--- config.mk ---
export PLATFORM = sky130hd
export DESIGN_NAME = breakout
export DESIGN_NICKNAME = breakout
export VERILOG_FILES = /design/flow/design.v
export SDC_FILE = /design/flow/constraint.sdc
export NUM_CORES = 4
export LEC_CHECK = 0
export ABC_AREA = 1
export CAP_MARGIN = 0
export CELL_PAD_IN_SITES_DETAIL_PLACEMENT = 0
export CORE_MARGIN = 2
export CORE_UTILIZATION = 38
export CTS_CLUSTER_SIZE = 14
export GPL_ROUTABILITY_DRIVEN = 1
export GPL_TIMING_DRIVEN = 0
export MIN_ROUTING_LAYER = met2
export PLACE_DENSITY_LB_ADDON = 0.17
export SETUP_SLACK_MARGIN = 0.1
export SLEW_MARGIN = 20
export TNS_END_PERCENT = 75
--- design.v ---
`timescale 1ns / 1ns  
module paddle_control(
    input clk,
    input en,
    input resetn,
    input [1:0] go,  
	 input [8:0] ball_x,
	 input [7:0] ball_y,
	 output reg [2:0] PADDLE_HIT,
    output reg draw,
	 output reg [8:0] current_state
    );
    reg [8:0] next_state; 
    localparam  BRICK_WIDTH = 8'd16,
					 BRICK_HEIGHT = 8'd8,
					 PADDLE_WIDTH= 8'd32,  
					 PADDLE_HEIGHT = 8'd2,
					 PADDLE_SIZE = 8'd32,
					 PADDLE_Y_POS = 9'd220;    
    always @(posedge clk)
    if(en) begin
		if(resetn) begin
         case (current_state)
					9'd8: current_state <= 2'd2 * go[0] + current_state;  
					9'd280: current_state <= current_state - (2'd2 * go[1]);  
            default: current_state <= (2'd2 * go[0]) - (2'd2 * go[1]) + current_state;  
         endcase
			if (go[0] || go[1]) draw <= 1'b1;
			else draw <= 1'b0;
		end
		if(resetn == 1'b0) begin
			draw <= 1'b1;
			current_state <= 9'd152;
		end
    end  
	 always@(posedge clk) if(en) begin
		PADDLE_HIT <= 0;
		if(ball_y >= PADDLE_Y_POS && ball_y <= PADDLE_Y_POS + 9'd3 && ball_x >= current_state && ball_x <= current_state + PADDLE_WIDTH)  
			PADDLE_HIT <= ((ball_x - current_state) / 9'd8) + 1'b1;
	 end
endmodule
`timescale 1ns / 1ns  
module ball_control(input clk, 
	input en,
	input reset,
	input [2:0] PADDLE_HIT,
	output reg [8:0] x,
	output reg [7:0] y,
	output reg BRICK_HIT,
	output reg [8:0] brick_x,
	output reg [7:0] brick_y
	);
	localparam LEFT_UP = 3'd0, UP_LEFT = 3'd1, UP_RIGHT = 3'd2, RIGHT_UP = 3'd3, LEFT_DOWN = 3'd4, DOWN_LEFT = 3'd5, DOWN_RIGHT = 3'd6, RIGHT_DOWN = 3'd7,
					LEFT_WALL_X = 9'd12,
					TOP_WALL_Y = 8'd20,
					RIGHT_WALL_X = 9'd320 - 9'd12,
					BRICK_WIDTH = 9'd32, BRICK_HEIGHT = 8'd4,
					BRICK_ONE_X = 9'd100, BRICK_ONE_Y = 8'd60,
					BRICK_TWO_X = 9'd150, BRICK_TWO_Y = 8'd60,
					BRICK_THREE_X = 9'd200, BRICK_THREE_Y = 8'd60;
	reg [8:0] d_x;
	reg [7:0] d_y;
	reg [2:0] current_direction;
	reg [1:0] WALL_HIT; 
	reg [2:0] status;  
	always @(posedge clk) if(en) begin
		case(current_direction)
			LEFT_UP: begin
				d_x <= -9'd2;
				d_y <= -8'd1;
			end
			UP_LEFT: begin
				d_x <= -9'd1;
				d_y <= -8'd2;
			end
			UP_RIGHT: begin
				d_x <= 9'd1;
				d_y <= -8'd2;
			end
			RIGHT_UP: begin
				d_x <= 9'd2;
				d_y <= -8'd1;
			end
			LEFT_DOWN: begin
				d_x <= -9'd2;
				d_y <= 8'd1;
			end
			DOWN_LEFT: begin
				d_x <= -9'd1;
				d_y <= 8'd2;
			end
			DOWN_RIGHT: begin
				d_x <= 9'd1;
				d_y <= 8'd2;
			end
			RIGHT_DOWN: begin
				d_x <= 9'd2;
				d_y <= 8'd1;
			end
		endcase
		if(!reset) begin
			x <= 9'd160;
			y <= 8'd218;
			current_direction <= UP_RIGHT; 
			d_x <= 9'd1;
			d_y <= -8'd2;
		end
		if(!reset) begin 
			status <= 3'b111;
			BRICK_HIT <= 1'b0;
		end
		BRICK_HIT <= 1'b0;
		if(y >= BRICK_ONE_Y && y <= (BRICK_ONE_Y + BRICK_HEIGHT) && x >= BRICK_ONE_X && x <= (BRICK_ONE_X + BRICK_WIDTH) && status[0] == 1'b1) begin
			BRICK_HIT <= 1'b1;
			brick_x <= BRICK_ONE_X; brick_y <= BRICK_ONE_Y;
			status[0] <= 1'b0;
			if(current_direction == LEFT_UP || current_direction == UP_LEFT || current_direction == RIGHT_UP || current_direction == UP_RIGHT)
				current_direction <= ((x - BRICK_ONE_X) / 9'd8) + 3'd4;
			else 
				current_direction <= (x - BRICK_ONE_X) / 9'd8;
		end
		if(y >= BRICK_TWO_Y && y <= (BRICK_TWO_Y + BRICK_HEIGHT) && x >= BRICK_TWO_X && x <= (BRICK_TWO_X + BRICK_WIDTH) && status[1] == 1'b1) begin
			BRICK_HIT <= 1'b1;
			brick_x <= BRICK_TWO_X; brick_y <= BRICK_TWO_Y;
			status[1] <= 1'b0;
			if(current_direction == LEFT_UP || current_direction == UP_LEFT || current_direction == RIGHT_UP || current_direction == UP_RIGHT)
				current_direction <= ((x - BRICK_TWO_X) / 9'd8) + 3'd4;
			else 
				current_direction <= (x - BRICK_TWO_X) / 9'd8;
		end
		if(y >= BRICK_THREE_Y && y <= (BRICK_THREE_Y + BRICK_HEIGHT) && x >= BRICK_THREE_X && x <= (BRICK_THREE_X + BRICK_WIDTH) && status[2] == 1'b1) begin
			BRICK_HIT <= 1'b1;
			brick_x <= BRICK_THREE_X; brick_y <= BRICK_THREE_Y;
			status[2] <= 1'b0;
			if(current_direction == LEFT_UP || current_direction == UP_LEFT || current_direction == RIGHT_UP || current_direction == UP_RIGHT)
				current_direction <= ((x - BRICK_THREE_X) / 9'd8) + 3'd4;
			else 
				current_direction <= (x - BRICK_THREE_X) / 9'd8;
		end
		if(reset && PADDLE_HIT !== 0) current_direction <= PADDLE_HIT - 3'b1;
		if(reset && WALL_HIT !== 0) begin
			case(WALL_HIT)
				2'd1: begin case(current_direction)
							LEFT_UP: begin current_direction <= RIGHT_UP;
											d_x <= 9'd2;
											d_y <= -8'd1;
										end
							UP_LEFT: begin current_direction <= UP_RIGHT;
											d_x <= 9'd1;
											d_y <= -8'd2;
										end
							LEFT_DOWN: begin current_direction <= RIGHT_DOWN;
												d_x <= 9'd2;
												d_y <= 8'd1;
											end
							DOWN_LEFT: begin current_direction <= DOWN_RIGHT;
												d_x <= 9'd1;
												d_y <= 8'd2;
											end
						endcase
					end
				2'd2: begin case(current_direction)
							LEFT_UP: begin current_direction <= LEFT_DOWN;
											d_x <= -9'd2;
											d_y <= 8'd1;
										end
							UP_LEFT: begin current_direction <= DOWN_LEFT;
											d_x <= -9'd1;
											d_y <= 8'd2;
										end
							RIGHT_UP: begin current_direction <= RIGHT_DOWN;
											d_x <= 9'd2;
											d_y <= 8'd1;
										end
							UP_RIGHT: begin current_direction <= DOWN_RIGHT;
												d_x <= 9'd1;
												d_y <= 8'd2;
										end
						endcase
					end
				2'd3: begin case(current_direction)
							RIGHT_UP: begin current_direction <= LEFT_UP;
											d_x <= -9'd2;
											d_y <= -8'd1;
										end
							UP_RIGHT: begin current_direction <= UP_LEFT;
											d_x <= -9'd1;
											d_y <= -8'd2;
										end
							RIGHT_DOWN: begin current_direction <= LEFT_DOWN;
												d_x <= -9'd2;
												d_y <= 8'd1;
										end
							DOWN_RIGHT: begin current_direction <= DOWN_LEFT;
												d_x <= -9'd2;
												d_y <= 8'd1;
										end
						endcase
					end
			endcase
		end
		if(reset) begin 
			x <= x + d_x;
			y <= y + d_y;
		end
		if(y >= 8'd235 && y <= 8'd240) begin
			d_x <= 1'b0;
			d_y <= 1'b0;
		end
	end
	always @(posedge clk) if(en) begin
		if(!reset) WALL_HIT <= 2'b0;
		else begin
			if(x <= LEFT_WALL_X) WALL_HIT <= 2'd1; 
			else begin
				if(y <= TOP_WALL_Y) WALL_HIT <= 2'd2;
				else begin
					if(x >= RIGHT_WALL_X) WALL_HIT <= 2'd3;
					else WALL_HIT <= 2'b0;
				end
			end
		end
	end
endmodule
`timescale 1ns / 1ns  
module new_draw(input clk,
	input reset,
	input [8:0] paddle_pos,
	input p_draw,
	input [8:0] ball_x,
	input [7:0] ball_y,
	input fps,
	input BRICK_HIT,
	input [8:0] brick_x,
	input [7:0] brick_y,
	output reg [8:0] x,
	output reg [7:0] y,
	output reg [2:0] color,
	output reg wren);
	reg [30:0] current_state, next_state;	
	reg [8:0] current_paddle;
	reg [8:0] current_ball_x;
	reg [7:0] current_ball_y;
	reg [3:0] current_brick;
	reg paddle_draw;
	reg ball_draw;
	reg brick_hit;
	reg [15:0] wall_draw_progress;
	reg [6:0] paddle_draw_progress;
	reg [31:0] reset_progress;
	reg [8:0] brick_draw_progress;
	localparam  PADDLE_SIZE = 8'd64,
					INIT = 32'd0,
					LEFT_WALL_FINISHED = INIT + 32'd1920,
					TOP_WALL_FINISHED = LEFT_WALL_FINISHED + 32'd2560,
					RIGHT_WALL_FINISHED = TOP_WALL_FINISHED + 32'd1920,
					DRAW_BRICKS = RIGHT_WALL_FINISHED + 1,
					BRICKS_FINISHED = DRAW_BRICKS + 32'd128,
					WAIT = BRICKS_FINISHED + 1'd1,
					PADDLE_ERASE_START = WAIT + 1'd1,
					PADDLE_DRAW_START = PADDLE_ERASE_START + PADDLE_SIZE + 1'd1,
					PADDLE_CYCLE_END = PADDLE_DRAW_START + PADDLE_SIZE + 1'd1,
					BALL_ERASE = PADDLE_CYCLE_END + 1,
					BALL_DRAW = BALL_ERASE + 2'd2,
					BALL_CYCLE_END = BALL_DRAW + 2'd2,
					RESET_START = BRICK_ERASE_END + 1'b1,
					RESET_END = RESET_START + 32'd76800,
					BRICK_ERASE_START = BALL_CYCLE_END + 1'b1,
					BRICK_ERASE_END = BRICK_ERASE_START + 8'd128;
	always @(posedge clk) begin
		case (current_state)
			WAIT: next_state <= ball_draw ? BALL_ERASE : (paddle_draw ? PADDLE_ERASE_START: WAIT);  
			PADDLE_CYCLE_END: next_state <= (ball_draw ? BALL_ERASE : WAIT);
			BALL_CYCLE_END: next_state <= (brick_hit ? BRICK_ERASE_START : WAIT);
			BRICKS_FINISHED: begin
				if(current_brick < 3'd3) next_state <= DRAW_BRICKS;
				else next_state <= WAIT;
			end
			BRICK_ERASE_END: next_state <= (paddle_draw ? PADDLE_ERASE_START : WAIT);
			RESET_END: next_state <= INIT;
			default: next_state <= current_state + 1'd1;
		endcase			
		if(!reset) begin
			current_state <= INIT;
		end
		else current_state <= next_state;
	end
	always @(posedge clk) begin
		if(fps) ball_draw <= 1'b1;
		if(BRICK_HIT) brick_hit <= 1'b1;
		if(!reset) begin 
			brick_hit <= 1'b0;
			current_brick <= 3'b0;
		end
		case (current_state)
			INIT: begin 
				wall_draw_progress <= 16'd0;
				wren <= 1'b1;
			end	
			LEFT_WALL_FINISHED: begin
				wall_draw_progress <= 16'd0;
			end
			TOP_WALL_FINISHED: begin
				wall_draw_progress <= 16'd0;
			end
			WAIT: begin
				paddle_draw <= p_draw;
				wren <= 1'b0;
			end
			PADDLE_ERASE_START: begin 
				wren <= 1'b1;
				paddle_draw_progress <= 6'd0;
			end
			PADDLE_DRAW_START: begin
				paddle_draw_progress <= 6'd0;
				current_paddle <= paddle_pos;
			end
			PADDLE_CYCLE_END: paddle_draw <= 1'b0;
			BALL_ERASE: wren <= 1'b1;
			BALL_DRAW: begin
				current_ball_x <= ball_x;
				current_ball_y <= ball_y;
			end
			BALL_CYCLE_END: ball_draw <= 1'b0;
			RESET_START: begin 
				wren <= 1'b1;
				reset_progress <= 32'd0;
				y <= 8'd8;
			end
			DRAW_BRICKS: begin 
				wren <= 1'b1;
				brick_draw_progress <= 9'd0;
				current_brick <= current_brick + 1'b1;
			end
			BRICKS_FINISHED: wren <= 1'b0;
			BRICK_ERASE_START: brick_draw_progress <= 9'd0;
			BRICK_ERASE_END: brick_hit <= 1'b0;
			default: begin
				if(INIT < current_state && current_state < LEFT_WALL_FINISHED) begin
					color <= 3'b100;
					x <= wall_draw_progress % 4'd8;
					y <= wall_draw_progress / 4'd8;
				end
				if(LEFT_WALL_FINISHED < current_state && current_state < TOP_WALL_FINISHED) begin
					color <= 3'b100;
					x <= wall_draw_progress % 9'd320;
					y <= wall_draw_progress / 9'd320;
				end
				if(TOP_WALL_FINISHED < current_state && current_state < RIGHT_WALL_FINISHED) begin
					color <= 3'b100;
					x <= 9'd320 - (wall_draw_progress % 4'd8);
					y <= wall_draw_progress / 4'd8;
				end
				if(PADDLE_ERASE_START < current_state && current_state < PADDLE_DRAW_START) begin
					color <= 3'b000;
					x <= current_paddle + (paddle_draw_progress % 6'd32);
					y <= 9'd220 + (paddle_draw_progress / 6'd32);
				end
				if(PADDLE_DRAW_START < current_state && current_state < PADDLE_CYCLE_END) begin
					color <= 3'b001;
					x <= current_paddle + (paddle_draw_progress % 6'd32);
					y <= 9'd220 + (paddle_draw_progress / 6'd32);
				end
				if(BALL_ERASE < current_state && current_state < BALL_DRAW) begin
					color <= 3'b000;
					x <= current_ball_x;
					y <= current_ball_y;
				end
				if(BALL_DRAW < current_state && current_state < BALL_CYCLE_END) begin
					color <= 3'b010;
					x <= current_ball_x;
					y <= current_ball_y;
				end
				if(RESET_START < current_state && current_state < RESET_END) begin
					color<= 3'b000;
					x <= reset_progress % 9'd320;
					y <= reset_progress / 9'd320;
				end
				if(DRAW_BRICKS < current_state && current_state < BRICKS_FINISHED && current_brick == 4'd1) begin
					color <= 3'b110;
					x <= 9'd100 + (brick_draw_progress % 9'd32);
					y <= 8'd60 + (brick_draw_progress / 8'd32);
				end
				if(DRAW_BRICKS < current_state && current_state < BRICKS_FINISHED && current_brick == 4'd2) begin
					color <= 3'b110;
					x <= 9'd150 + (brick_draw_progress % 9'd32);
					y <= 8'd60 + (brick_draw_progress / 8'd32);
				end
				if(DRAW_BRICKS < current_state && current_state < BRICKS_FINISHED && current_brick == 4'd3) begin
					color <= 3'b110;
					x <= 9'd200 + (brick_draw_progress % 9'd32);
					y <= 8'd60 + (brick_draw_progress / 8'd32);
				end
				if(BRICK_ERASE_START < current_state && current_state < BRICK_ERASE_END) begin
					wren <= 1'b1;
					color <= 3'b000;
					x <= brick_x + (brick_draw_progress % 9'd32);
					y <= brick_y + (brick_draw_progress / 8'd32);
				end
				wall_draw_progress <= wall_draw_progress + 1'b1;
				paddle_draw_progress <= paddle_draw_progress + 1'b1;
				reset_progress <= reset_progress + 1'b1;
				brick_draw_progress <= brick_draw_progress + 1'b1;
			end
		endcase
		if(!reset) begin
			x <= 9'd0;
			y <= 8'd0;
			color <= 3'b000;
			paddle_draw <= 1'b0;
			current_paddle <= 9'd152;
			current_ball_x <= 9'd160;
			current_ball_y <= 8'd218;
		end
	end
endmodule
`timescale 1ns / 1ns  
module breakout
	(
		input         clk,
		input         resetn,        
		input  [1:0]  go,            
		input         paddle_tick,   
		input         ball_tick,     
		output [8:0]  x,
		output [7:0]  y,
		output [2:0]  colour,
		output        plot
	);
	 wire draw_paddle;
	 wire[8:0] paddle_pos;
	 wire[8:0] ball_x; wire [7:0] ball_y;
	 wire[2:0] BALL_HIT;
	 wire BRICK_HIT;
	 wire [8:0] brick_x;
	 wire [7:0] brick_y;
	 wire fps_clock = paddle_tick | ~resetn;
	 wire thirty_clock = ball_tick | ~resetn;
	paddle_control PC(.clk(clk), .en(fps_clock), .resetn(resetn), .go(go), .ball_x(ball_x), .ball_y(ball_y), .draw(draw_paddle), .current_state(paddle_pos), .PADDLE_HIT(BALL_HIT));
	ball_control BC(.clk(clk), .en(thirty_clock), .reset(resetn), .x(ball_x), .y(ball_y), .PADDLE_HIT(BALL_HIT), .BRICK_HIT(BRICK_HIT), .brick_x(brick_x), .brick_y(brick_y));
	new_draw ND(.clk(clk), .reset(resetn), .paddle_pos(paddle_pos), .p_draw(draw_paddle), .ball_x(ball_x), .ball_y(ball_y), .x(x), .y(y), .color(colour), .wren(plot), .fps(thirty_clock), .BRICK_HIT(BRICK_HIT), .brick_x(brick_x), .brick_y(brick_y));
endmodule
--- run.sh ---
#!/bin/bash
# the make line also repeats each setting of config.mk as NAME=value (left out here)
make -C /OpenROAD-flow-scripts/flow DESIGN_CONFIG=/design/flow/config.mk WORK_HOME=/design/flow/orfs CLKGATE_MAP_FILE= finish
--- constraint.sdc ---
create_clock -name core_clock -period 7.83 [get_ports {clk}]
set_input_delay 1.5660 -clock core_clock [delete_from_list [all_inputs] [get_ports {clk}]]
set_output_delay 1.5660 -clock core_clock [all_outputs]
set_load 0.01 [all_outputs]
==> results of run 1 <==
[what timing repair did]
action	4_1_cts	5_1_grt
setup buffers	41	33
gates cloned	1	0
pin swaps	48	95
gates resized	117	166
setup endpoints to repair	11	11
[through the flow]
stage,setup TNS (ps),cells
after floorplan,-5280,2356
after global placement,-32530,2973
after detailed placement,-27260,2977
after CTS,-17470,3071
after global routing,-28700,3105
final,-19890,3106
[per-layer routing]
metal / vias to the layer above / wire [µm] / global-route usage [%] / part of all wire [%]
met5: - / 646 / 14.9 / 1.1
met1: 8144 / 0 / - / 0
li1: 8133 / - / - / -
met2: 6095 / 27800 / 41.9 / 49
met3: 662 / 23000 / 48.4 / 41
met4: 30 / 5290 / 6.57 / 9.3
[cell type report]
cell class / instances / area [µm²] / share of cell area [%]
plain buffers: 45 / 278 / 1.34
repair buffers: 105 / 896 / 4.33
multi-input cells: 1670 / 10300 / 49.9
clock buffers: 47 / 953 / 4.61
clock inverters: 5 / 27.5 / 0.133
flip-flops and latches: 236 / 5930 / 28.6
inverters: 405 / 1540 / 7.45
well taps: 592 / 741 / 3.58
diodes: 1 / 2.50 / 0.0121
==> run_results.csv, run 1 <==
group,metric,value,unit
outcome,status,"complete, but fails checks",
outcome,check-failures,"negative setup slack",
final_layout,area_growth,23.2,%
critical_path,timing.critical_path.buf_inv,9,
sta,finalSetupViolCount,11,
power,clkPwrFrac,31.8,%
route,wl_per_cell,18.3,µm
yosys,ys_top_logic_family,"simple AND/OR/NAND/NOR gates",
final_layout,postLayoutCoreUtil,47.1,%
sta,rsz0062_at_grt,"yes",
yosys,yosysTopAreaCellShare,20.9,%
sta,layout_setup_ws,-2780,ps
hold_path,whs_path_depth,2,
flow_run,maxCapViolCount,0,
critical_path,critPathLaunch,"ND.current_state[14]",
cts,cts_buffers,28,
global_route,first_global_vias,24100,
critical_path,arrival,11110,ps
placement,placed_area,18000,µm²
critical_path,max_stage_delay,380,ps
floorplanning,die-area,45900,µm²
yosys,numSynthFlops,236,
global_route,grt_max_degree,35,
sta,finalCriticalPeriod,10610,ps
yosys,async_flop_share,0,%
yosys,largest_area_cell,"edfxtp_1",
critical_path,cp_data_required_time,8330,ps
sta,hold_viol,0,
hold_path,hold_end,"ND.current_state[23]",
power,finalPower,4.37,mW
yosys,synthAoiAreaFrac,15.4,%
power,seq_cell_power,1.70,mW
placement,place_hpwl,41.1,mm
route,vias_per_cell,7.43,
critical_path,slowest_stage,"dfxtp_1",
critical_path,r2r_cells,106,
critical_path,critPathCapture,"ND.x[6]",
power,p_comb,1.28,mW
cts,path_clk_slew,60,ps
final_layout,fin_nets,2581,
sta,worst_pin_slew,1160,ps
power,p_clk,1.39,mW
yosys,ys_sh_simple,29.7,%
placement,place_ws,-3600,ps
critical_path,r2r_slack,-2780,ps
yosys,synth_top_flop_cell,"dfxtp_1",
critical_path,path_class,"reg2reg",
cts,cts_tree,"done",
floorplanning,initial_core_util,38.2,%
critical_path,cp_max_fo,7,
placement,gp_congestion,0.974,
flow_run,warnings,49,
power,swShare,36.0,%
power,p_leak,9.51,nW
route,drtIter0Drc,4221,
hold_path,holdCritPathClass,"reg2reg",
yosys,avgSynthCellArea,7.13,µm²
floorplanning,core,43900,µm²
final_layout,n_fill_cell,4387,
sta,skew,32.7,ps
sta,fmax,94.3,MHz
cts,clockBufferDepth,3,
yosys,edf_count,117,
critical_path,endpoint_kind,"flop",
yosys,synth_stat.cells,2356,
critical_path,cp.depth,106,
hold_path,worstHoldStart,"ND.next_state[23]",
cts,clk_latency,600,ps
route,wirelength,56.7,mm
yosys,syn_nets,2446,
power,power_leader,"sequential cells",
global_route,antenna_found_initial,0,
yosys,mux_area_share,0,%
global_route,grt-ovfl-total,0,
route,firstDrtPassIters,12,
route,drc,0,
sta,finalClockPeriodUsage,135,%
floorplanning,die_width,214,µm
critical_path,cp_top_family,"simple AND/OR/NAND/NOR gates",
floorplanning,placement_rows,77,
yosys,yosysWarnings,3,
power,peakVddDrop,193,µV
yosys,netlist_instances,2356,
cts,hold_buffers,0,
cts,cts_sinks,236,
floorplanning,pin_count,27,
yosys,yosys_area,16800,µm²
power,switchingPower,1.57,mW
global_route,grtUsageTotal,35.7,%
route,ant_nets,0,
yosys,yosysMostFrequentCell,"nand2_1",
power,seqPwrFrac,39.0,%
sta,slew_headroom,22.7,%
yosys,synthAdderAreaFrac,6.48,%
placement,io_buffers,25,
yosys,postSynthSeqShare,35.1,%
critical_path,rr_startpoint,"ND.current_state[14]",
power,p_comb_share,29.2,%
yosys,ys_sh_xor,3.08,%
cts,root_buffer,"clkbuf_16",
yosys,top_cells_by_count,"nand2_1 (417), inv_1 (385), nor2_1 (239)",
yosys,synth_area,16800,µm²
sta,slew_viol_final,0,
yosys,topCellsByArea,"edfxtp_1 (21%), dfxtp_1 (14%), nand2_1 (9.3%)",
power,power_density,211,nW/µm²
cts,cts_max_level,1,
route,num_vias,23100,
global_route,grt_pass1_wl,87.0,mm
floorplanning,die.size.y,214,µm
sta,holdWs,406,ps
critical_path,rr_endpoint,"ND.x[6]",
final_layout,design_area,20700,µm²
yosys,ys_types,63,
power,p_int,2.80,mW
critical_path,worst_setup_path_start_kind,"flop",
==> run 2, diff against run 1 <==
- CAP_MARGIN: 0 -> 20
- CELL_PAD_IN_SITES_DETAIL_PLACEMENT: 0 -> unset
- CORE_UTILIZATION: 38 -> 72
- CTS_CLUSTER_SIZE: 14 -> 13
- GPL_ROUTABILITY_DRIVEN: 1 -> unset
- GPL_TIMING_DRIVEN: 0 -> unset
- MIN_ROUTING_LAYER: met2 -> unset
- PLACE_DENSITY: unset -> 0.65
- PLACE_DENSITY_LB_ADDON: 0.17 -> unset
- SETUP_SLACK_MARGIN: 0.1 -> unset
- TNS_END_PERCENT: 75 -> unset
- clock period: 7.83 -> 7.74 ns (I/O delays scaled with it)
==> run 2 against run 1 <==
Compared with the run above: die size decreased by 46%; synthesized cell count unchanged; area after synthesis unchanged; the flow now stops in 5_1_grt.
==> run_results.csv, run 2 <==
group,metric,value,unit
placement,placed_area,19100,µm²
floorplanning,die_width,157,µm
yosys,syn_nets,2446,
outcome,status,"stopped before the end",
floorplanning,initial_core_util,73.8,%
placement,io_buffers,26,
yosys,synth_stat.cells,2356,
yosys,ys_sh_xor,3.08,%
yosys,ys_top_logic_family,"simple AND/OR/NAND/NOR gates",
floorplanning,die.size.y,157,µm
yosys,topCellsByArea,"edfxtp_1 (21%), dfxtp_1 (14%), nand2_1 (9.3%)",
yosys,ys_types,63,
floorplanning,core,22800,µm²
cts,cts_buffers,26,
yosys,netlist_instances,2356,
yosys,avgSynthCellArea,7.13,µm²
cts,cts_max_level,1,
yosys,synthAdderAreaFrac,6.48,%
yosys,yosys_area,16800,µm²
yosys,async_flop_share,0,%
outcome,flow.stopped_at,"5_1_grt",
yosys,edf_count,117,
placement,dp.cells,2885,
yosys,largest_area_cell,"edfxtp_1",
yosys,mux_area_share,0,%
cts,clockBufferDepth,3,
yosys,postSynthSeqShare,35.1,%
yosys,yosysWarnings,3,
yosys,numSynthFlops,236,
cts,cts_sinks,236,
placement,gp_congestion,1.06,
yosys,synth_top_flop_cell,"dfxtp_1",
yosys,ys_sh_simple,29.7,%
yosys,synth_area,16800,µm²
floorplanning,placement_rows,55,
cts,hold_buffers,0,
floorplanning,die-area,24600,µm²
cts,root_buffer,"clkbuf_16",
placement,place_hpwl,38.3,mm
global_route,grt-ovfl-total,7,
yosys,yosysMostFrequentCell,"nand2_1",
outcome,firstError,"[ERROR GRT-0116] Global routing finished with congestion. Check the congestion regions in the DRC Viewer.",
global_route,grtUsageTotal,74.3,%
floorplanning,pin_count,27,
yosys,synthAoiAreaFrac,15.4,%
yosys,yosysTopAreaCellShare,20.9,%
yosys,top_cells_by_count,"nand2_1 (417), inv_1 (385), nor2_1 (239)",
-- run 2: layer usage --
layer / track usage, % / overflow
met5: 26.1 / 1
met2: 91.2 / 1
met4: 74.4 / 3
met3: 59.5 / 2
met1: 73.6 / 0
-- run 2: timing repair --
action	CTS
endpoints found under the setup margin	11
resized	122
buffers inserted	102
pin swaps	54
-- run 2: metrics by stage --
stage	setup WS [ps]	utilization, %
2_1_floorplan	-1200	-
3_3_place_gp	-1580	84.1
3_5_place_dp	-2430	84.1
4_1_cts	-2310	93.4
==> run 3, diff against run 2 <==
- PLACE_DENSITY: 0.65 -> 0.79
- clock period: 7.74 -> 7.61 ns (I/O delays scaled with it)
==> run 3 against run 2 <==
Compared with the run above: the flow again stops in 5_1_grt; die size unchanged; area after synthesis stayed put; synthesized cell count unchanged.
==> run_results.csv, run 3 <==
group,metric,value,unit
yosys,synthAoiAreaFrac,15.4,%
floorplanning,placement_rows,55,
yosys,ys_sh_simple,29.7,%
cts,hold_buffers,0,
floorplanning,die-area,24600,µm²
cts,cts_sinks,236,
yosys,synth_top_flop_cell,"dfxtp_1",
yosys,largest_area_cell,"edfxtp_1",
yosys,ys_types,63,
cts,cts_buffers,26,
yosys,async_flop_share,0,%
yosys,postSynthSeqShare,35.1,%
cts,clockBufferDepth,3,
global_route,grt-ovfl-total,387,
yosys,synthAdderAreaFrac,6.48,%
floorplanning,die_width,157,µm
yosys,avgSynthCellArea,7.13,µm²
yosys,top_cells_by_count,"nand2_1 (417), inv_1 (385), nor2_1 (239)",
yosys,numSynthFlops,236,
cts,cts_max_level,1,
placement,gp_congestion,1.07,
outcome,firstError,"[ERROR GRT-0232] Routing congestion too high. Check the congestion heatmap in the GUI.",
floorplanning,core,22800,µm²
yosys,syn_nets,2446,
yosys,synth_area,16800,µm²
floorplanning,initial_core_util,73.8,%
yosys,synth_stat.cells,2356,
yosys,mux_area_share,0,%
yosys,topCellsByArea,"edfxtp_1 (21%), dfxtp_1 (14%), nand2_1 (9.3%)",
floorplanning,die.size.y,157,µm
floorplanning,pin_count,27,
placement,dp.cells,2887,
yosys,yosys_area,16800,µm²
yosys,yosysWarnings,3,
global_route,grtUsageTotal,89.0,%
yosys,yosysMostFrequentCell,"nand2_1",
yosys,edf_count,117,
yosys,ys_sh_xor,3.08,%
yosys,yosysTopAreaCellShare,20.9,%
yosys,ys_top_logic_family,"simple AND/OR/NAND/NOR gates",
placement,place_hpwl,38.9,mm
yosys,netlist_instances,2356,
outcome,flow.stopped_at,"5_1_grt",
placement,io_buffers,26,
outcome,status,"stopped before the end",
cts,root_buffer,"clkbuf_16",
placement,placed_area,19200,µm²
run 3: per-stage QoR:
stage,utilization [%],TNS [ps],setup slack [ps],hold slack [ps]
2_1_floorplan,-,-6820,-1330,390
3_3_place_gp,84.2,-11910,-1820,392
3_5_place_dp,84.2,-19130,-2580,395
4_1_cts,90.8,-16640,-2330,407
run 3: metal layers:
layer,track usage (%),overflow
met1,86.4,17
met5,58.0,8
met3,79.8,40
met4,93.6,143
met2,100,179
run 3: timing repair:
| item | CTS |
|---|---|
| resized | 96 |
| pin swaps | 46 |
| endpoints found under the hold margin | 0 |
| endpoints found under the setup margin | 11 |
| buffers inserted | 31 |
==> run 4, diff against run 3 <==
- ABC_AREA: 1 -> unset
- PLACE_DENSITY: 0.79 -> unset
- clock period: 7.61 -> 7.0 ns (I/O delays scaled with it)
==> run 4 against run 3 <==
Compared with the run above: die size rose by 5.9%; synthesized cell count fell by 6.9%; area after synthesis rose by 6.0%; now fails the layout checks on negative setup slack.
==> run_results.csv, run 4 <==
group,metric,value,unit
outcome,status,"complete, but fails checks",
outcome,check-failures,"negative setup slack",
power,seqPwrFrac,36.9,%
critical_path,path_class,"reg2reg",
floorplanning,placement_rows,57,
critical_path,arrival,8090,ps
cts,root_buffer,"clkbuf_16",
sta,finalSetupViolCount,9,
critical_path,worst_setup_path_start_kind,"flop",
yosys,numSynthFlops,236,
yosys,async_flop_share,0,%
yosys,yosys_area,17800,µm²
power,seq_cell_power,2.04,mW
yosys,synth_stat.cells,2193,
final_layout,mi_logic_area,12000,µm²
critical_path,r2r_cells,33,
power,p_int,3.33,mW
yosys,topCellsByArea,"edfxtp_1 (20%), dfxtp_1 (13%), ha_1 (5.5%)",
route,vias_per_cell,7.38,
hold_path,holdCritPathClass,"reg2reg",
hold_path,hold_end,"ND.current_state[10]",
power,p_clk,1.35,mW
yosys,synthAdderAreaFrac,6.11,%
power,switchingPower,2.20,mW
sta,slew_viol_final,0,
critical_path,cpMostUsedCell,"buf_6",
sta,rsz0062_at_grt,"yes",
cts,clockBufferDepth,3,
route,drtIter0Drc,3473,
cts,cts_buffers,25,
cts,cts_max_level,1,
power,swShare,39.8,%
power,clkPwrFrac,24.4,%
placement,dp.cells,2632,
power,power_leader,"combinational cells",
hold_path,whs_path_depth,1,
global_route,first_global_vias,18200,
global_route,grt_max_degree,75,
critical_path,timing.critical_path.buf_inv,6,
floorplanning,die-area,26000,µm²
floorplanning,die_width,161,µm
sta,finalCriticalPeriod,7680,ps
power,power_density,255,nW/µm²
yosys,syn_nets,2283,
yosys,synth_top_flop_cell,"dfxtp_1",
sta,hold_viol,0,
critical_path,critPathLaunch,"ND.current_state[23]",
cts,hold_buffers,0,
cts,cts_sinks,236,
floorplanning,initial_core_util,73.3,%
yosys,yosysWarnings,3,
power,peakVddDrop,340,µV
yosys,largest_area_cell,"edfxtp_1",
critical_path,cp_data_required_time,7400,ps
critical_path,critPathCapture,"ND.y[0]",
final_layout,regArea,5900,µm²
yosys,ys_types,112,
critical_path,rr_endpoint,"ND.y[0]",
final_layout,area_growth,21.7,%
global_route,grt_pass1_wl,93.3,mm
placement,io_buffers,26,
yosys,yosysMostFrequentCell,"nor2_1",
power,p_comb_share,38.7,%
yosys,synthAoiAreaFrac,21.1,%
route,wirelength,64.5,mm
hold_path,worstHoldStart,"ND.next_state[10]",
sta,layout_setup_ws,-683,ps
critical_path,r2r_slack,-680,ps
yosys,ys_top_logic_family,"simple AND/OR/NAND/NOR gates",
final_layout,n_fill_cell,1114,
floorplanning,core,24300,µm²
global_route,grtUsageTotal,43.7,%
yosys,ys_sh_simple,26.3,%
floorplanning,die.size.y,161,µm
cts,clk_latency,550,ps
placement,place_ws,-567,ps
floorplanning,pin_count,27,
critical_path,endpoint_kind,"flop",
critical_path,slowest_stage,"or4_1",
flow_run,maxCapViolCount,0,
yosys,synth_area,17800,µm²
route,wl_per_cell,23.7,µm
final_layout,fin_nets,2468,
global_route,antenna_found_initial,0,
sta,fmax,130,MHz
sta,worst_pin_slew,1270,ps
placement,gp_congestion,0.975,
power,p_comb,2.14,mW
power,p_leak,8.71,nW
final_layout,instances_no_fill,2721,
yosys,top_cells_by_count,"nor2_1 (260), nand2_1 (248), dfxtp_1 (119)",
route,ant_nets,0,
critical_path,max_stage_delay,540,ps
yosys,ys_sh_xor,6.74,%
sta,finalClockPeriodUsage,110,%
critical_path,cp_max_fo,8,
cts,cts_tree,"done",
route,drc,0,
critical_path,cp_top_family,"simple AND/OR/NAND/NOR gates",
yosys,postSynthSeqShare,33.1,%
route,num_vias,20100,
cts,path_clk_slew,70,ps
placement,place_hpwl,38.5,mm
critical_path,rr_startpoint,"ND.current_state[23]",
sta,skew,31.9,ps
sta,slew_headroom,14.0,%
global_route,grt-ovfl-total,0,
yosys,mux_area_share,2.17,%
flow_run,warnings,50,
critical_path,cp.depth,33,
route,antenna_cells,0,
final_layout,postLayoutCoreUtil,89.2,%
yosys,avgSynthCellArea,8.12,µm²
yosys,netlist_instances,2193,
yosys,edf_count,117,
yosys,yosysTopAreaCellShare,19.7,%
route,firstDrtPassIters,9,
run 4: through the flow:
step	TNS, ps	power (mW)	cell area [µm²]	hold WS, ps
after floorplan	0	3.26	17800	412
after global placement	-1960	3.66	19600	413
after detailed placement	-3210	3.79	19600	419
after CTS	-1260	5.26	20900	430
after global routing	-6490	5.69	21700	435
final	-4120	5.53	21700	432
run 4: area by class of cell:
| cell class | count | area share, % |
|---|---|---|
| clock buffer | 36 | 3.46 |
| multi-input combinational | 1757 | 55.5 |
| tap | 324 | 1.87 |
| clock inverter | 10 | 0.271 |
| inverter | 81 | 1.40 |
| timing repair buffer | 277 | 10.3 |
| sequential | 236 | 27.2 |
run 4: repair_timing:
item / in CTS / in global routing
gates cloned: 2 / 1
pin swaps: 33 / 46
endpoints found under the setup margin: 7 / 9
gates resized: 81 / 102
setup buffers: 14 / 25
run 4: layer usage:
metal / vias to the layer above / global-route usage (%) / part of all wire, %
met5: - / 0 / 0
met4: 0 / 22.0 / 8.0
met3: 605 / 6.01 / 12
met2: 1948 / 74.1 / 46
met1: 9154 / 54.9 / 35
li1: 8367 / - / -
==> run 5, diff against run 4 <==
- CORE_UTILIZATION: 72 -> 10
- CTS_CLUSTER_SIZE: 13 -> unset
- clock period: 7.0 -> 30.6 ns (I/O delays scaled with it)
==> run 5 against run 4 <==
Compared with the run above: now clean on timing, DRC and antenna; combinational power decreased by 83%; critical path depth decreased by 5; worst setup slack improved by 22000 ps; maximum frequency decreased by 17%; register-to-register slack improved by 22000 ps; non-clock buffer count decreased by 239; via count decreased by 20%; die size increased to 7.0 times the previous value; count of clock-buffer cells in the layout decreased by 3; total power decreased by 79%; global-route usage decreased by 39 points; sequential share of layout area increased by 0.18 points; critical endpoint is now ND.x[6]; highest routed layer unchanged.
==> run_results.csv, run 5 <==
group,metric,value,unit
sta,finalClockPeriodUsage,30.1,%
sta,layout_setup_ws,21390,ps
placement,place_ws,21120,ps
sta,rsz0062_at_grt,"no",
yosys,top_cells_by_count,"nor2_1 (260), nand2_1 (248), dfxtp_1 (119)",
yosys,mux_area_share,2.17,%
power,clkPwrFrac,28.2,%
placement,io_buffers,26,
final_layout,postLayoutCoreUtil,12.2,%
global_route,first_global_vias,14800,
critical_path,critPathLaunch,"ND.current_state[24]",
sta,finalSetupViolCount,0,
critical_path,timing.critical_path.buf_inv,0,
sta,setup-tns-final,0,ps
sta,finalCriticalPeriod,9210,ps
flow_run,maxCapViolCount,0,
final_layout,n_fill_cell,20300,
yosys,synthAoiAreaFrac,21.1,%
critical_path,arrival,9680,ps
cts,hold_buffers,0,
hold_path,worstHoldStart,"ND.next_state[25]",
floorplanning,core,176000,µm²
placement,gp_congestion,0.874,
final_layout,area_growth,20.9,%
yosys,synth_top_flop_cell,"dfxtp_1",
final_layout,fin_nets,2230,
floorplanning,die.size.y,426,µm
yosys,yosysTopAreaCellShare,19.7,%
power,p_clk,0.329,mW
power,peakVddDrop,44.0,µV
critical_path,worst_setup_path_start_kind,"flop",
critical_path,rr_startpoint,"ND.current_state[24]",
power,seq_cell_power,0.469,mW
hold_path,hold_end,"ND.current_state[25]",
power,p_comb,0.371,mW
cts,cts_buffers,27,
yosys,avgSynthCellArea,8.12,µm²
global_route,grt_max_degree,87,
yosys,ys_types,112,
global_route,grt-ovfl-total,0,
final_layout,regArea,5900,µm²
power,p_int,0.751,mW
yosys,topCellsByArea,"edfxtp_1 (20%), dfxtp_1 (13%), ha_1 (5.5%)",
power,power_density,54.3,nW/µm²
floorplanning,die-area,182000,µm²
critical_path,slowest_stage,"and3_1",
route,firstDrtPassIters,5,
global_route,grtUsageTotal,5.03,%
route,antenna_cells,0,
cts,cts_resized,0,
cts,clockBufferDepth,3,
critical_path,path_class,"reg2reg",
power,p_comb_share,31.7,%
yosys,synth_area,17800,µm²
floorplanning,die_width,426,µm
route,drc,0,
flow_run,warnings,46,
sta,hold_viol,0,
yosys,synthAdderAreaFrac,6.11,%
final_layout,mi_logic_area,11200,µm²
critical_path,critPathCapture,"ND.x[6]",
sta,skew,14.8,ps
critical_path,rr_endpoint,"ND.x[6]",
route,ant_nets,0,
route,vias_per_cell,3.57,
yosys,netlist_instances,2193,
yosys,numSynthFlops,236,
sta,fmax,109,MHz
yosys,ys_sh_simple,26.3,%
yosys,synth_stat.cells,2193,
critical_path,cp_top_family,"AND-OR/OR-AND gates",
sta,slew_viol_final,0,
cts,root_buffer,"clkbuf_16",
yosys,yosysWarnings,3,
power,p_leak,7.41,nW
yosys,async_flop_share,0,%
global_route,antenna_found_initial,0,
critical_path,endpoint_kind,"flop",
route,num_vias,16100,
yosys,postSynthSeqShare,33.1,%
route,wirelength,47.9,mm
yosys,ys_top_logic_family,"simple AND/OR/NAND/NOR gates",
critical_path,r2r_slack,21390,ps
critical_path,cp_data_required_time,31070,ps
hold_path,whs_path_depth,1,
floorplanning,initial_core_util,10.1,%
cts,clk_latency,560,ps
floorplanning,placement_rows,154,
yosys,yosysMostFrequentCell,"nor2_1",
sta,slew_headroom,28.9,%
yosys,largest_area_cell,"edfxtp_1",
placement,place_hpwl,34.7,mm
power,seqPwrFrac,40.1,%
sta,worst_pin_slew,1050,ps
power,power_leader,"sequential cells",
power,swShare,35.8,%
critical_path,cp_max_fo,18,
hold_path,holdCritPathClass,"reg2reg",
route,wl_per_cell,10.7,µm
outcome,status,"complete, no violations",
critical_path,max_stage_delay,670,ps
cts,cts_tree,"done",
global_route,grt_pass1_wl,78.2,mm
yosys,yosys_area,17800,µm²
cts,post_cts_buffers,0,
floorplanning,pin_count,27,
yosys,edf_count,117,
cts,cts_sinks,236,
yosys,ys_sh_xor,6.74,%
critical_path,cp.depth,28,
cts,path_clk_slew,60,ps
critical_path,r2r_cells,28,
cts,cts_max_level,1,
route,drtIter0Drc,1548,
power,switchingPower,0.418,mW
yosys,syn_nets,2283,
[run 5: cell type report]
class,count,area share [%]
multi-input combinational,1756,51.8
sequential,236,27.4
tap,2340,13.6
clock buffer,33,3.54
timing repair buffer,38,1.62
inverter,81,1.41
clock inverter,17,0.697
[run 5: per-stage QoR]
stage	cell area [µm²]	total power [mW]	hold WS, ps	cells
floorplan	17800	0.746	412	2193
global placement	20600	0.831	414	4450
detailed placement	20600	0.840	418	4450
CTS	21500	1.17	423	4500
global route	21500	1.25	435	4501
finish	21500	1.17	421	4501
[run 5: metal layers]
layer  vias to the layer above  track usage (%)  share of wire [%]
li1                       7909                -                  -
met1                      7629             7.17                 48
met2                       467             7.97                 44
met3                        70            0.650                4.9
met4                         0             1.22                2.4
met5                         -                0                  0
==> run 6, diff against run 5 <==
- ABC_AREA: unset -> 0
- CAP_MARGIN: 20 -> 30
- CELL_PAD_IN_SITES_DETAIL_PLACEMENT: unset -> 2
- CELL_PAD_IN_SITES_GLOBAL_PLACEMENT: unset -> 3
- CORE_ASPECT_RATIO: unset -> 1.49
- CORE_MARGIN: 2 -> 7
- CORE_UTILIZATION: 10 -> 54
- CTS_CLUSTER_SIZE: unset -> 47
- GPL_ROUTABILITY_DRIVEN: unset -> 0
- GPL_TIMING_DRIVEN: unset -> 0
- MAX_ROUTING_LAYER: unset -> met5
- PLACE_DENSITY_LB_ADDON: unset -> 0.09
- TNS_END_PERCENT: unset -> 25
- clock period: 30.6 -> 20.0 ns (I/O delays scaled with it)
==> run 6 against run 5 <==
Compared with the run above: the run now fails in 3_1_place_gp_skip_io; synthesized cell count did not move; die size down 79%; area after synthesis did not move.
==> run_results.csv, run 6 <==
group,metric,value,unit
yosys,edf_count,117,
yosys,synth_stat.cells,2193,
yosys,yosysTopAreaCellShare,19.7,%
yosys,async_flop_share,0,%
floorplanning,die_width,163,µm
yosys,netlist_instances,2193,
yosys,yosysWarnings,3,
yosys,mux_area_share,2.17,%
floorplanning,die-area,38400,µm²
yosys,synth_top_flop_cell,"dfxtp_1",
yosys,synthAoiAreaFrac,21.1,%
yosys,ys_sh_xor,6.74,%
yosys,avgSynthCellArea,8.12,µm²
yosys,ys_top_logic_family,"simple AND/OR/NAND/NOR gates",
outcome,firstError,"[ERROR FLW-0024] Place density exceeds 1.0 (current PLACE_DENSITY_LB_ADDON =  0.09). Please check if the value of  PLACE_DENSITY_LB_ADDON is between 0 and 0.99.",
floorplanning,placement_rows,81,
yosys,postSynthSeqShare,33.1,%
yosys,yosysMostFrequentCell,"nor2_1",
yosys,top_cells_by_count,"nor2_1 (260), nand2_1 (248), dfxtp_1 (119)",
yosys,synth_area,17800,µm²
yosys,syn_nets,2283,
floorplanning,die.size.y,236,µm
floorplanning,core,32600,µm²
yosys,largest_area_cell,"edfxtp_1",
yosys,synthAdderAreaFrac,6.11,%
yosys,topCellsByArea,"edfxtp_1 (20%), dfxtp_1 (13%), ha_1 (5.5%)",
yosys,ys_sh_simple,26.3,%
yosys,yosys_area,17800,µm²
outcome,status,"stopped before the end",
floorplanning,initial_core_util,54.6,%
yosys,ys_types,112,
yosys,numSynthFlops,236,
outcome,flow.stopped_at,"3_1_place_gp_skip_io",
==> run 7, diff against run 6 <==
- ABC_AREA: 0 -> unset
- CAP_MARGIN: 30 -> 20
- CELL_PAD_IN_SITES_DETAIL_PLACEMENT: 2 -> unset
- CELL_PAD_IN_SITES_GLOBAL_PLACEMENT: 3 -> unset
- CORE_ASPECT_RATIO: 1.49 -> unset
- CORE_MARGIN: 7 -> 2
- CORE_UTILIZATION: 54 -> 67
- CTS_CLUSTER_SIZE: 47 -> unset
- GPL_ROUTABILITY_DRIVEN: 0 -> unset
- GPL_TIMING_DRIVEN: 0 -> unset
- MAX_ROUTING_LAYER: met5 -> unset
- PLACE_DENSITY_LB_ADDON: 0.09 -> unset
- SETUP_SLACK_MARGIN: unset -> 3.65
- TNS_END_PERCENT: 25 -> unset
- clock period: 20.0 -> 13.4 ns (I/O delays scaled with it)
==> run 7 against run 6 <==
Compared with the run above: die size down 27%; the run now finishes clean; area after synthesis is the same; synthesized cell count stayed put.
==> run_results.csv, run 7 <==
group,metric,value,unit
route,wirelength,48.7,mm
global_route,grt-ovfl-total,0,
power,p_comb,0.869,mW
placement,gp_congestion,0.969,
yosys,synth_stat.cells,2193,
power,finalPower,2.69,mW
power,peakVddDrop,200,µV
power,seq_cell_power,1.07,mW
yosys,ys_sh_simple,26.3,%
global_route,antenna_found_initial,0,
power,p_int,1.71,mW
floorplanning,placement_rows,59,
global_route,first_global_vias,15900,
yosys,syn_nets,2283,
critical_path,cp_top_family,"AND-OR/OR-AND gates",
yosys,synth_area,17800,µm²
sta,rsz0062_at_grt,"no",
power,p_leak,7.40,nW
hold_path,worstHoldStart,"ND.next_state[9]",
cts,clockBufferDepth,3,
yosys,top_cells_by_count,"nor2_1 (260), nand2_1 (248), dfxtp_1 (119)",
critical_path,critPathLaunch,"ND.reset_progress[28]",
global_route,grt_pass1_wl,80.0,mm
floorplanning,pin_count,27,
sta,layout_setup_ws,4360,ps
cts,cts_tree,"done",
floorplanning,core,26100,µm²
yosys,synthAdderAreaFrac,6.11,%
power,switchingPower,0.979,mW
sta,slew_viol_final,0,
power,power_leader,"sequential cells",
route,ant_nets,0,
critical_path,path_class,"reg2reg",
yosys,edf_count,117,
sta,slew_headroom,29.1,%
sta,skew,11.3,ps
final_layout,area_growth,6.85,%
final_layout,design_area,19000,µm²
global_route,grtUsageTotal,34.1,%
placement,place_ws,4600,ps
sta,hold_viol,0,
critical_path,timing.critical_path.buf_inv,0,
flow_run,warnings,48,
yosys,synth_top_flop_cell,"dfxtp_1",
yosys,numSynthFlops,236,
placement,placed_area,18100,µm²
yosys,yosysTopAreaCellShare,19.7,%
outcome,status,"complete, no violations",
yosys,largest_area_cell,"edfxtp_1",
critical_path,cp_max_fo,22,
floorplanning,initial_core_util,68.4,%
route,drtIter0Drc,2127,
final_layout,fin_nets,2230,
sta,finalCriticalPeriod,9040,ps
hold_path,hold_end,"ND.current_state[9]",
route,wl_per_cell,19.5,µm
yosys,postSynthSeqShare,33.1,%
cts,path_clk_slew,70,ps
yosys,ys_sh_xor,6.74,%
yosys,ys_types,112,
route,antenna_cells,0,
cts,hold_buffers,0,
power,seqPwrFrac,39.6,%
cts,cts_max_level,1,
yosys,avgSynthCellArea,8.12,µm²
placement,place_hpwl,34.6,mm
critical_path,cp.depth,28,
sta,finalSetupViolCount,0,
yosys,yosysWarnings,3,
power,power_density,141,nW/µm²
power,p_comb_share,32.3,%
sta,worst_pin_slew,1050,ps
critical_path,r2r_slack,4360,ps
critical_path,r2r_cells,28,
cts,cts_sinks,236,
cts,cts_buffers,26,
hold_path,whs_path_depth,1,
critical_path,endpoint_kind,"flop",
critical_path,cp_data_required_time,13860,ps
sta,finalClockPeriodUsage,67.4,%
flow_run,maxCapViolCount,0,
power,p_clk,0.756,mW
power,swShare,36.4,%
yosys,synthAoiAreaFrac,21.1,%
critical_path,max_stage_delay,680,ps
floorplanning,die-area,27900,µm²
global_route,grt_max_degree,52,
placement,io_buffers,26,
critical_path,worst_setup_path_start_kind,"flop",
sta,holdWs,427,ps
critical_path,slowest_stage,"edfxtp_1",
cts,clk_latency,540,ps
yosys,topCellsByArea,"edfxtp_1 (20%), dfxtp_1 (13%), ha_1 (5.5%)",
hold_path,holdCritPathClass,"reg2reg",
sta,setup-tns-final,0,ps
yosys,mux_area_share,2.17,%
route,drc,0,
yosys,yosys_area,17800,µm²
yosys,async_flop_share,0,%
final_layout,mi_logic_area,11200,µm²
power,clkPwrFrac,28.1,%
route,vias_per_cell,6.70,
critical_path,arrival,9490,ps
route,num_vias,16700,
critical_path,critPathCapture,"ND.x[6]",
final_layout,n_fill_cell,2065,
cts,cts_resized,0,
sta,fmax,111,MHz
floorplanning,die_width,167,µm
cts,root_buffer,"clkbuf_16",
final_layout,regArea,5900,µm²
yosys,netlist_instances,2193,
yosys,yosysMostFrequentCell,"nor2_1",
floorplanning,die.size.y,167,µm
yosys,ys_top_logic_family,"simple AND/OR/NAND/NOR gates",
critical_path,rr_startpoint,"ND.reset_progress[28]",
critical_path,rr_endpoint,"ND.x[6]",
route,firstDrtPassIters,6,
cts,post_cts_buffers,0,
run 7: cell type report:
cell class,count,area share [%]
Clock inverter,13,0.565
Sequential cell,236,31.0
Tap cell,335,2.20
Clock buffer,35,4.20
Timing Repair Buffer,39,1.85
Inverter,81,1.60
Multi-Input combinational cell,1756,58.6
run 7: metrics by stage:
step	cells	util (%)
finish	2495	73.0
global route	2495	73.0
CTS	2495	73.0
detailed placement	2447	69.6
global placement	2447	69.6
floorplan	2193	-
run 7: routing by layer:
layer / up-vias / track usage (%) / share of wire [%]
met5: - / 0 / 0
met3: 156 / 3.61 / 7.2
met1: 7888 / 44.9 / 41
met4: 0 / 13.4 / 4.0
li1: 7895 / - / -
met2: 789 / 57.9 / 47
==> run 8, diff against run 7 <==
- ABC_AREA: unset -> 1
- CELL_PAD_IN_SITES_DETAIL_PLACEMENT: unset -> 2
- CORE_UTILIZATION: 67 -> 27
- GPL_ROUTABILITY_DRIVEN: unset -> 1
- MIN_ROUTING_LAYER: unset -> met2
- PLACE_DENSITY_LB_ADDON: unset -> 0.05
- SETUP_SLACK_MARGIN: 3.65 -> unset
- TNS_END_PERCENT: unset -> 20
- clock period: 13.4 -> 7.43 ns (I/O delays scaled with it)
==> run 8 against run 7 <==
Compared with the run above: now fails the layout checks on negative setup slack; global-route usage is 1.4 points lower; highest routed layer is now met5; final cell count up 43%; non-clock buffer count is 310 higher; cell area grew 18%; maximum frequency down 15%; via count is 46% higher; sequential share of layout area decreased by 4.6 points; clock power increased by 120%; worst setup slack worse by 7500 ps.
==> run_results.csv, run 8 <==
group,metric,value,unit
yosys,synth_top_flop_cell,"dfxtp_1",
critical_path,rr_startpoint,"ND.current_state[26]",
power,swShare,36.9,%
yosys,async_flop_share,0,%
sta,finalCriticalPeriod,10610,ps
yosys,ys_types,63,
placement,place_hpwl,52.9,mm
yosys,yosys_area,16800,µm²
power,p_comb,1.46,mW
route,wirelength,71.3,mm
critical_path,path_class,"reg2reg",
placement,placed_area,20000,µm²
critical_path,timing.critical_path.buf_inv,6,
route,drc,0,
floorplanning,core,61600,µm²
critical_path,cp.depth,122,
power,p_leak,10.5,nW
sta,slew_viol_final,0,
yosys,yosysMostFrequentCell,"nand2_1",
critical_path,slowest_stage,"dfxtp_2",
flow_run,maxCapViolCount,0,
floorplanning,die_width,253,µm
route,vias_per_cell,6.86,
placement,gp_congestion,0.926,
critical_path,rr_endpoint,"ND.x[6]",
yosys,topCellsByArea,"edfxtp_1 (21%), dfxtp_1 (14%), nand2_1 (9.3%)",
sta,rsz0062_at_grt,"yes",
hold_path,hold_end,"ND.current_state[30]",
yosys,ys_sh_simple,29.7,%
critical_path,worst_setup_path_start_kind,"flop",
critical_path,critPathCapture,"ND.x[6]",
power,p_comb_share,29.7,%
power,clkPwrFrac,33.4,%
yosys,yosysTopAreaCellShare,20.9,%
floorplanning,placement_rows,91,
route,firstDrtPassIters,6,
yosys,top_cells_by_count,"nand2_1 (417), inv_1 (385), nor2_1 (239)",
sta,skew,36.8,ps
cts,cts_buffers,34,
cts,cts_sinks,236,
yosys,syn_nets,2446,
yosys,numSynthFlops,236,
yosys,synthAdderAreaFrac,6.48,%
global_route,grt_max_degree,75,
sta,slew_headroom,36.4,%
cts,hold_buffers,0,
power,peakVddDrop,187,µV
route,num_vias,24400,
final_layout,fin_nets,2786,
hold_path,whs_path_depth,2,
route,wl_per_cell,20.0,µm
final_layout,area_growth,33.4,%
sta,worst_pin_slew,947,ps
critical_path,r2r_cells,122,
yosys,largest_area_cell,"edfxtp_1",
yosys,ys_top_logic_family,"simple AND/OR/NAND/NOR gates",
cts,clk_latency,570,ps
hold_path,worstHoldStart,"ND.next_state[30]",
power,seqPwrFrac,36.8,%
placement,io_buffers,26,
power,power_density,219,nW/µm²
sta,finalClockPeriodUsage,143,%
yosys,yosysWarnings,3,
floorplanning,initial_core_util,27.3,%
floorplanning,die.size.y,253,µm
hold_path,holdCritPathClass,"reg2reg",
global_route,antenna_found_initial,0,
sta,hold_viol,0,
yosys,edf_count,117,
yosys,synth_stat.cells,2356,
flow_run,warnings,49,
power,seq_cell_power,1.81,mW
power,power_leader,"sequential cells",
yosys,synth_area,16800,µm²
yosys,postSynthSeqShare,35.1,%
global_route,grtUsageTotal,32.7,%
sta,finalSetupViolCount,11,
sta,setup-tns-final,-25570,ps
critical_path,r2r_slack,-3180,ps
yosys,synthAoiAreaFrac,15.4,%
power,switchingPower,1.81,mW
final_layout,n_fill_cell,7190,
sta,layout_setup_ws,-3180,ps
cts,cts_tree,"done",
cts,clockBufferDepth,3,
critical_path,max_stage_delay,330,ps
outcome,check-failures,"negative setup slack",
cts,path_clk_slew,50,ps
critical_path,cp_data_required_time,7900,ps
final_layout,design_area,22400,µm²
critical_path,cpMostUsedCell,"nand2_2",
floorplanning,pin_count,27,
route,drtIter0Drc,2904,
critical_path,endpoint_kind,"flop",
route,antenna_cells,0,
global_route,first_global_vias,28400,
critical_path,critPathLaunch,"ND.current_state[26]",
power,p_int,3.09,mW
sta,fmax,94.2,MHz
critical_path,arrival,11080,ps
cts,root_buffer,"clkbuf_16",
route,ant_nets,0,
global_route,grt-ovfl-total,0,
critical_path,cp_top_family,"simple AND/OR/NAND/NOR gates",
cts,cts_max_level,2,
global_route,grt_pass1_wl,108,mm
yosys,avgSynthCellArea,7.13,µm²
critical_path,cp_max_fo,7,
yosys,ys_sh_xor,3.08,%
outcome,status,"complete, but fails checks",
yosys,netlist_instances,2356,
yosys,mux_area_share,0,%
power,p_clk,1.64,mW
floorplanning,die-area,64200,µm²
-- run 8: routing by layer --
layer | vias up | GRT usage, % | part of all wire [%]
li1 | 8534 | - | -
met1 | 8545 | - | 0
met2 | 6942 | 39.2 | 53
met3 | 371 | 44.0 | 41
met4 | 18 | 5.53 | 4.9
met5 | - | 7.49 | 0.58
-- run 8: what timing repair did --
item / CTS / global route
setup buffers: 30 / 22
pin swaps: 56 / 92
gates resized: 75 / 155
gates cloned: 0 / 0
endpoints found under the setup margin: 11 / 11
-- run 8: final cells by class --
type | instances | area (µm²) | share of cell area, %
Clock buffer | 46 | 937 | 4.18
Clock inverter | 14 | 149 | 0.664
Inverter | 405 | 1520 | 6.78
Multi-Input combinational cell | 1670 | 10100 | 45.1
Sequential cell | 236 | 5910 | 26.4
Tap cell | 837 | 1050 | 4.67
Timing Repair Buffer | 349 | 2740 | 12.2
-- run 8: metrics by stage --
stage                     hold WS, ps  util [%]  std cells  total power [mW]  worst slack, ps
after CTS                         413      35.0       3536              4.90            -3100
final                             411      36.4       3557              4.90            -3180
after floorplan                   390         -       2356              2.70            -1560
after global placement            392      32.5       3446              3.16            -2640
after global routing              433      36.4       3557              5.24            -4160
after detailed placement          402      32.5       3446              3.24            -3490
==> run 9, diff against run 8 <==
- CELL_PAD_IN_SITES_DETAIL_PLACEMENT: 2 -> unset
- CORE_UTILIZATION: 27 -> 72
- CTS_CLUSTER_SIZE: unset -> 13
- GPL_ROUTABILITY_DRIVEN: 1 -> unset
- MIN_ROUTING_LAYER: met2 -> unset
- PLACE_DENSITY_LB_ADDON: 0.05 -> 0.2
- TNS_END_PERCENT: 20 -> unset
- clock period: 7.43 -> 6.55 ns (I/O delays scaled with it)
==> run 9 against run 8 <==
Compared with the run above: the flow now stops in 5_1_grt; area after synthesis stayed put; synthesized cell count stayed put; die size is 62% lower.
==> run_results.csv, run 9 <==
group,metric,value,unit
yosys,numSynthFlops,236,
placement,gp_congestion,1.09,
floorplanning,initial_core_util,73.8,%
outcome,firstError,"[ERROR GRT-0232] Routing congestion too high. Check the congestion heatmap in the GUI.",
yosys,edf_count,117,
yosys,ys_top_logic_family,"simple AND/OR/NAND/NOR gates",
yosys,synthAoiAreaFrac,15.4,%
floorplanning,die-area,24600,µm²
yosys,synth_stat.cells,2356,
cts,cts_max_level,1,
yosys,top_cells_by_count,"nand2_1 (417), inv_1 (385), nor2_1 (239)",
yosys,postSynthSeqShare,35.1,%
outcome,flow.stopped_at,"5_1_grt",
yosys,yosys_area,16800,µm²
yosys,synthAdderAreaFrac,6.48,%
placement,io_buffers,26,
yosys,synth_area,16800,µm²
yosys,mux_area_share,0,%
yosys,synth_top_flop_cell,"dfxtp_1",
global_route,grtUsageTotal,93.6,%
yosys,largest_area_cell,"edfxtp_1",
yosys,netlist_instances,2356,
placement,place_hpwl,38.1,mm
floorplanning,die_width,157,µm
cts,cts_sinks,236,
yosys,yosysWarnings,3,
cts,clockBufferDepth,3,
placement,dp.cells,2893,
outcome,status,"stopped before the end",
global_route,grt-ovfl-total,646,
yosys,async_flop_share,0,%
yosys,syn_nets,2446,
cts,cts_buffers,26,
floorplanning,pin_count,27,
yosys,topCellsByArea,"edfxtp_1 (21%), dfxtp_1 (14%), nand2_1 (9.3%)",
yosys,avgSynthCellArea,7.13,µm²
yosys,yosysMostFrequentCell,"nand2_1",
yosys,ys_types,63,
floorplanning,core,22800,µm²
yosys,yosysTopAreaCellShare,20.9,%
floorplanning,placement_rows,55,
yosys,ys_sh_simple,29.7,%
floorplanning,die.size.y,157,µm
cts,hold_buffers,0,
cts,root_buffer,"clkbuf_16",
yosys,ys_sh_xor,3.08,%
[run 9: through the flow]
step	cell area (µm²)	util [%]	setup WS [ps]
after detailed placement	19200	84.4	-3710
after floorplan	16900	-	-2390
after global placement	19200	84.4	-2830
after CTS	20700	90.7	-3490
[run 9: what timing repair did]
item | 4_1_cts
resized | 78
endpoints found under the setup margin | 11
pin swaps | 30
endpoints found under the hold margin | 0
setup buffers | 36
gates cloned | 0
[run 9: routing by layer]
layer	GRT overflow	GRT usage [%]
met3	28	83.0
met5	5	62.5
met1	26	89.2
met2	331	105
met4	256	104
==> run 10, diff against run 9 <==
- CORE_UTILIZATION: 72 -> 68
- CTS_CLUSTER_SIZE: 13 -> 21
- PLACE_DENSITY_LB_ADDON: 0.2 -> unset
- SETUP_SLACK_MARGIN: unset -> -0.48
- clock period: 6.55 -> 6.72 ns (I/O delays scaled with it)
==> run 10 against run 9 <==
Compared with the run above: the flow again stops in 5_1_grt; area after synthesis unchanged; synthesized cell count unchanged; die size increased by 5.7%.
==> run_results.csv, run 10 <==
group,metric,value,unit
outcome,status,"stopped before the end",
outcome,flow.stopped_at,"5_1_grt",
yosys,yosysTopAreaCellShare,20.9,%
yosys,avgSynthCellArea,7.13,µm²
yosys,synthAoiAreaFrac,15.4,%
yosys,yosysMostFrequentCell,"nand2_1",
yosys,top_cells_by_count,"nand2_1 (417), inv_1 (385), nor2_1 (239)",
placement,dp.cells,2910,
placement,io_buffers,26,
cts,root_buffer,"clkbuf_16",
yosys,synth_top_flop_cell,"dfxtp_1",
yosys,mux_area_share,0,%
cts,clockBufferDepth,3,
cts,cts_sinks,236,
yosys,yosysWarnings,3,
floorplanning,die_width,161,µm
yosys,ys_sh_xor,3.08,%
yosys,yosys_area,16800,µm²
floorplanning,die-area,26000,µm²
yosys,ys_types,63,
yosys,numSynthFlops,236,
placement,placed_area,19300,µm²
floorplanning,pin_count,27,
yosys,netlist_instances,2356,
yosys,ys_sh_simple,29.7,%
yosys,largest_area_cell,"edfxtp_1",
yosys,postSynthSeqShare,35.1,%
floorplanning,initial_core_util,69.1,%
yosys,ys_top_logic_family,"simple AND/OR/NAND/NOR gates",
floorplanning,die.size.y,161,µm
floorplanning,placement_rows,57,
cts,cts_max_level,1,
yosys,syn_nets,2446,
yosys,synth_area,16800,µm²
floorplanning,core,24300,µm²
yosys,async_flop_share,0,%
yosys,synthAdderAreaFrac,6.48,%
cts,hold_buffers,0,
placement,place_hpwl,39.0,mm
cts,cts_buffers,26,
yosys,edf_count,117,
yosys,topCellsByArea,"edfxtp_1 (21%), dfxtp_1 (14%), nand2_1 (9.3%)",
placement,gp_congestion,1.03,
yosys,synth_stat.cells,2356,
-- run 10: what timing repair did --
action | 4_1_cts
buffers inserted | 36
setup endpoints to repair | 11
resized | 68
pin swaps | 32
hold endpoints to repair | 0
-- run 10: through the flow --
step / utilization [%] / setup slack (ps)
after global placement: 79.2 / -2560
after detailed placement: 79.2 / -3500
after CTS: 85.1 / -3280
after floorplan: - / -2220
No activity file was given, so power comes from the tool's default toggle rates.
